Setup of job 6702:
// top_module
module top_module(
    input wire clk,
    input wire rst,
    input wire spi_mosi,
    input wire spi_cs_n,
    input wire mic_data_1,
    input wire mic_data_2,
    output wire [7:0] out,
    output wire pos,
    output wire neg
);
wire [7:0] addr;
wire [7:0] value;
wire wr_en = 1;
wire rd_en = 1;
wire [7:0] mem_out;
wire [7:0] decimation_ratio;
wire dec_data_1;
wire dec_data_2;
wire dec_clk;
wire [7:0] filter_length;
wire [7:0] filter_out;
wire [15:0] capture_reg;
wire dummy;
wire dummy2;
wire corr_dec_en;
assign addr = capture_reg[15:8];
assign value = capture_reg[7:0];
    spi_port u_spi_port(
        .clk(clk),
        .rst_n(!rst),
        .spi_clk(clk),
        .spi_mosi(spi_mosi),
        .spi_miso(dummy),
        .spi_cs_n(spi_cs_n),
        .capture_reg(capture_reg)
    );
    config_memory u_memory(
        .clk(clk),            
        .rst_n(!rst),          
        .addr(addr),     
        .data_in(value),  
        .wr_en(wr_en),          
        .rd_en(rd_en),          
        .data_out(mem_out) 
    );
    demux1to2 u_demux1to2(
        .clk(clk),
        .rst_n(!rst),
        .sel(addr),
  ...
make LEC_CHECK=0 CAP_MARGIN=20 CORE_MARGIN=2 CORE_UTILIZATION=72 CTS_CLUSTER_DIAMETER=355 CTS_CLUSTER_SIZE=29 GPL_ROUTABILITY_DRIVEN=0 MAX_ROUTING_LAYER=met5 MIN_ROUTING_LAYER=met1 PLACE_DENSITY_LB_ADDON=0.01 SETUP_SLACK_MARGIN=0.81 SLEW_MARGIN=20 finish   # period 2.81 ns
run.sh (not shown) runs the stock make flow with config.mk's settings and CLKGATE_MAP_FILE=.
Every stage of job 6702 finished as expected; the final checks, on the other hand, flagged negative setup slack, which means the layout fails.
--- input diff job 6702..job 750 ---
- removing CTS_CLUSTER_SIZE (formerly 29)
- removing MAX_ROUTING_LAYER (formerly met5)
- removing MIN_ROUTING_LAYER (formerly met1)
- removing CTS_CLUSTER_DIAMETER (formerly 355)
- removing GPL_ROUTABILITY_DRIVEN (formerly 0)
- changing SETUP_SLACK_MARGIN from 0.81 to 1.19
- changing the clock period (ns, I/O delays scaled along) from 2.81 to 4.12
==> results <==
Per the final summary, job 750 finished and its layout is clean on timing, DRC and antenna. Job 6702 was larger in final cell area than job 750. Between job 750 and job 6702, it is job 750 whose buffer share of cell area is lower, by 8.0 points. Re switching power: job 6702 was higher than job 750. Diff job 6702 and job 750: worst setup slack higher in job 750. Job 750 can be clocked faster than job 6702. [compare] base=job 6702 new=job 750: core utilization saw a decrease, share of the clock period used by the worst path after layout now smaller.
Relative to job 750, the following input files were edited for job 4923:
- clearing PLACE_DENSITY_LB_ADDON, which used to be 0.01
- clearing SETUP_SLACK_MARGIN, which used to be 1.19
- putting ABC_AREA at 1 where nothing was set
- swapping 4.12 for 3.06 in the clock period (ns, I/O delays scaled along)
==> results <==
Job 4923 finished all stages; the layout is clean. Wire length of the first global-routing pass delta for job 4923 relative to job 750: about 1.4% lower. Summary — logic gate share of total power, job 4923 relative to job 750: lower, by 6.1 points. Compared with job 750, job 4923 instantiates a larger number of cells. Comparing job 750 and job 4923, total power is lower on job 750. Summary of job 4923 over job 750: initial DRC count now sits higher; leakage power total held steady; pin count of the biggest net entering global routing picked up an extra 66%; synthesized area lower; detailed-route via count now larger. Comparing job 750 and job 4923, the lower final cycle utilization of the critical path was measured on job 750. Summary: clock period minus worst slack, job 4923 better than job 750.
> inputs changed (job 4923 -> job 4810)
- SETUP_SLACK_MARGIN newly set to 0.16
- PLACE_DENSITY newly set to 0.36
- the clock period (ns, I/O delays scaled along) changed from 3.06 to 2.85
==> comparison <==
Relative to job 4923, logic gate fraction of the total cell area has gone down in job 4810. Re number of buffers on the longest clock path: no difference whatsoever between job 4810 and job 4923. Static leakage went up slightly going from job 4923 to job 4810. Job 4810 ends up with a path depth of the worst reg2reg path that is 10 lower than in job 4923. Setup fix buffers added after clock tree synthesis was lower in the run labelled job 4923.
Inputs modified between job 4810 and job 9604:
- PLACE_DENSITY removed (was 0.36)
- CORE_UTILIZATION changed from 72 to 16
- ABC_AREA removed (was 1)
- SETUP_SLACK_MARGIN removed (was 0.16)
- the clock period (ns, I/O delays scaled along) changed from 2.85 to 5.06
--- outcome ---
Going from job 4810 to job 9604, number of post-CTS setup repair buffers shows a reduction of 5; worst slew slack as a fraction of its limit has decreased; number of detailed-routing iterations run before antenna repair dropped 1.
On clock slew at the register clock pins of the worst setup and hold paths, job 9604 and job 4810 are basically level.
Post-synthesis share of cell area spent on full adders, half adders and majority gates essentially unchanged between job 4810 and job 9604.
Job 9604 vs job 4810: number of standard cells reported by yosys down in job 9604
The cell count reported for job 9604 is greater than that of job 4810 by 1,563.
The post-synthesis cell type count in job 9604 was higher than what job 4810 gave.
Routed wire in job 9604 totals less than in job 4810.
Final critical path time including I/O delays and setup is higher on job 9604
Clock skew essentially unchanged between job 4810 and job 9604.
Relative to job 9604, the following input files were edited for job 4889:
- putting PLACE_DENSITY_LB_ADDON at 0.01 where nothing was set
- swapping 16 for 72 in CORE_UTILIZATION
- putting SETUP_SLACK_MARGIN at 0.67 where nothing was set
- putting CTS_CLUSTER_DIAMETER at 89 where nothing was set
- swapping 5.06 for 2.87 in the clock period (ns, I/O delays scaled along)
==> results <==
- To summarise job 4889: no stage aborted, but the layout did not pass its checks, failing on negative setup slack.
- Job 9604 -> job 4889: x dimension of the die decreased by more than half
- Job 4889 ended up with a lower number of tapcells than job 9604 did.
- Of job 4889 and job 9604, the run reporting the higher vias after detailed routing was job 4889.
- [diff] setup slack, job 4889 relative to job 9604: regression
- [job 4889] detailed-routing wirelength on met1 rose 7.8 mm relative to job 9604
- Relative slew slack in job 4889 is 11 points higher than in job 9604
- Time the worst path needs with I/O delays and setup: job 4889 and job 9604 compared, higher one is job 9604
Power figures rest on the tool's default switching activity, not on a simulated workload.
